==> inputs of v28 <==
==> flow/design.v <==
`timescale 1ns/1ps
module ram_single_port(
    input clk,
    input write_en,
    input reset,
    input [6:0] addr,
    input [7:0] data_in,
    output reg [7:0] data_out    
);
integer i;
reg [7:0] memory [63:0];
reg [7:0] temp;
reg [7:0] op_buff;
always@(posedge clk) 
begin
    if (reset == 1'b1)
    begin
        for (i=0;i<64;i=i+1) 
            memory[i] <= 8'h00;
        temp<=8'h00;
    end
    else
    begin
        if (write_en == 1)
        begin
            temp <= data_in;
            memory[addr[5:0]] <= data_in;
        end
        else
        begin
            temp <= memory[addr[5:0]];
            data_out <= memory[addr[5:0]];
        end
    end  
end
endmodule
==> flow/run.sh <==
#!/bin/bash
# the make line also repeats each setting of config.mk as NAME=value (left out here)
make -C /OpenROAD-flow-scripts/flow DESIGN_CONFIG=/design/flow/config.mk WORK_HOME=/design/flow/orfs CLKGATE_MAP_FILE= finish
==> flow/config.mk <==
export PLATFORM = sky130hd
export DESIGN_NAME = ram_single_port
export DESIGN_NICKNAME = ram_single_port
export VERILOG_FILES = /design/flow/design.v
export SDC_FILE = /design/flow/constraint.sdc
export NUM_CORES = 4
export LEC_CHECK = 0
export ABC_AREA = 0
export CAP_MARGIN = 25
export CELL_PAD_IN_SITES_DETAIL_PLACEMENT = 0
export CELL_PAD_IN_SITES_GLOBAL_PLACEMENT = 2
export CORE_ASPECT_RATIO = 1.66
export CORE_MARGIN = 2
export CORE_UTILIZATION = 41
export CTS_CLUSTER_DIAMETER = 39
export CTS_CLUSTER_SIZE = 34
export GPL_ROUTABILITY_DRIVEN = 1
export GPL_TIMING_DRIVEN = 1
export HOLD_SLACK_MARGIN = 0.29
export MAX_ROUTING_LAYER = met5
export MIN_ROUTING_LAYER = met1
export PLACE_DENSITY_LB_ADDON = 0.21
export SETUP_SLACK_MARGIN = 0.77
export SLEW_MARGIN = 10
export TNS_END_PERCENT = 55
==> flow/constraint.sdc <==
create_clock -name core_clock -period 6.47 [get_ports {clk}]
set_input_delay 1.2940 -clock core_clock [delete_from_list [all_inputs] [get_ports {clk}]]
set_output_delay 1.2940 -clock core_clock [all_outputs]
set_load 0.01 [all_outputs]
==> inputs of v15, as changes to v28 <==
Settings changed: ABC_AREA 0 to default, CAP_MARGIN 25 to 20, CELL_PAD_IN_SITES_DETAIL_PLACEMENT 0 to default, CELL_PAD_IN_SITES_GLOBAL_PLACEMENT 2 to default, CORE_ASPECT_RATIO 1.66 to default, CORE_UTILIZATION 41 to 45, CTS_CLUSTER_DIAMETER 39 to default, CTS_CLUSTER_SIZE 34 to default, GPL_ROUTABILITY_DRIVEN 1 to default, GPL_TIMING_DRIVEN 1 to default, HOLD_SLACK_MARGIN 0.29 to default, MAX_ROUTING_LAYER met5 to default, MIN_ROUTING_LAYER met1 to default, PLACE_DENSITY_LB_ADDON 0.21 to default, SETUP_SLACK_MARGIN 0.77 to 0.03, SLEW_MARGIN 10 to 20, TNS_END_PERCENT 55 to default.
==> flow/constraint.sdc (replaced) <==
create_clock -name core_clock -period 3.6 [get_ports {clk}]
set_input_delay 0.7200 -clock core_clock [delete_from_list [all_inputs] [get_ports {clk}]]
set_output_delay 0.7200 -clock core_clock [all_outputs]
set_load 0.01 [all_outputs]
==> inputs of v4, as changes to v28 <==
Settings changed: ABC_AREA 0 to default, CAP_MARGIN 25 to 20, CELL_PAD_IN_SITES_DETAIL_PLACEMENT 0 to default, CELL_PAD_IN_SITES_GLOBAL_PLACEMENT 2 to default, CORE_ASPECT_RATIO 1.66 to default, CORE_UTILIZATION 41 to 45, CTS_CLUSTER_DIAMETER 39 to default, CTS_CLUSTER_SIZE 34 to default, GPL_ROUTABILITY_DRIVEN 1 to default, GPL_TIMING_DRIVEN 1 to default, HOLD_SLACK_MARGIN 0.29 to default, MAX_ROUTING_LAYER met5 to default, MIN_ROUTING_LAYER met1 to default, PLACE_DENSITY_LB_ADDON 0.21 to default, SETUP_SLACK_MARGIN 0.77 to default, SLEW_MARGIN 10 to 20, TNS_END_PERCENT 55 to default.
==> flow/constraint.sdc (replaced) <==
create_clock -name core_clock -period 5.0 [get_ports {clk}]
set_input_delay 1.0000 -clock core_clock [delete_from_list [all_inputs] [get_ports {clk}]]
set_output_delay 1.0000 -clock core_clock [all_outputs]
set_load 0.01 [all_outputs]
==> inputs of v13, as changes to v28 <==
Settings changed: ABC_AREA 0 to default, CAP_MARGIN 25 to 35, CELL_PAD_IN_SITES_DETAIL_PLACEMENT 0 to default, CELL_PAD_IN_SITES_GLOBAL_PLACEMENT 2 to default, CORE_ASPECT_RATIO 1.66 to default, CORE_UTILIZATION 41 to 70, CTS_CLUSTER_DIAMETER 39 to 382, CTS_CLUSTER_SIZE 34 to 18, GPL_ROUTABILITY_DRIVEN 1 to default, GPL_TIMING_DRIVEN 1 to default, HOLD_SLACK_MARGIN 0.29 to default, MAX_ROUTING_LAYER met5 to default, MIN_ROUTING_LAYER met1 to default, PLACE_DENSITY_LB_ADDON 0.21 to 0.0, SETUP_SLACK_MARGIN 0.77 to 0.79, SLEW_MARGIN 10 to 20, TNS_END_PERCENT 55 to default.
==> flow/constraint.sdc (replaced) <==
create_clock -name core_clock -period 2.71 [get_ports {clk}]
set_input_delay 0.5420 -clock core_clock [delete_from_list [all_inputs] [get_ports {clk}]]
set_output_delay 0.5420 -clock core_clock [all_outputs]
set_load 0.01 [all_outputs]
==> results_dict.tcl <==
# yosys + openroad results
set metrics [dict create \
    wl_per_cell_um 29.9 \
    comb_cells 1154 \
    p_seq_uw 9420 \
    utilization_pct 85.6 \
    crit_cells 8 \
    status "finished clean" \
    core_area_um2 34400 \
    grtUsageMet1_pct 54.9 \
    path_delay_family "simple AND/OR/NAND/NOR gates" \
    clock.latency.late_pin_ns 0.55 \
    syn_to_final_growth_pct 21.0 \
    clk_pin_slew_ns 0.08 \
]
# the run above: v13

==> results_dict.tcl <==
# yosys + openroad results
set metrics [dict create \
    status "finished clean" \
    whs_path_depth 4 \
    crit_cells 5 \
    syn_to_final_growth_pct 10.5 \
    utilization_pct 50.1 \
    clk_pin_slew_ns 0.06 \
    p_seq_uw 5090 \
    comb_cells 1153 \
    setup_viol_count_final 0 \
    antenna_found_initial 4 \
    clock.latency.late_pin_ns 0.61 \
]
# the run above: v4

==> results_dict.tcl <==
# yosys + openroad results
set metrics [dict create \
    status "finished clean" \
    largest_area_cell "edfxtp_1" \
    clock.latency.late_pin_ns 0.62 \
    utilization_pct 51.4 \
    nWellTaps 696 \
    wl_per_cell_um 26.5 \
    crit_cells 6 \
    path_delay_family "buffers and inverters" \
    syn_to_final_growth_pct 13.4 \
    core_area_um2 53600 \
    p_seq_uw 7080 \
]
# the run above: v15

==> results_dict.tcl <==
# yosys + openroad results
set metrics [dict create \
    status "finished clean" \
    core_area_um2 59000 \
    crit_cells 6 \
    clk_pin_slew_ns 0.07 \
    path_delay_family "simple AND/OR/NAND/NOR gates" \
    clock.latency.late_pin_ns 0.60 \
    comb_cells 1153 \
    syn_to_final_growth_pct 10.4 \
    synth.comb.largest_family "simple AND/OR/NAND/NOR gates" \
    p_seq_uw 3930 \
    yosysCellCount 1831 \
]
# the run above: v28

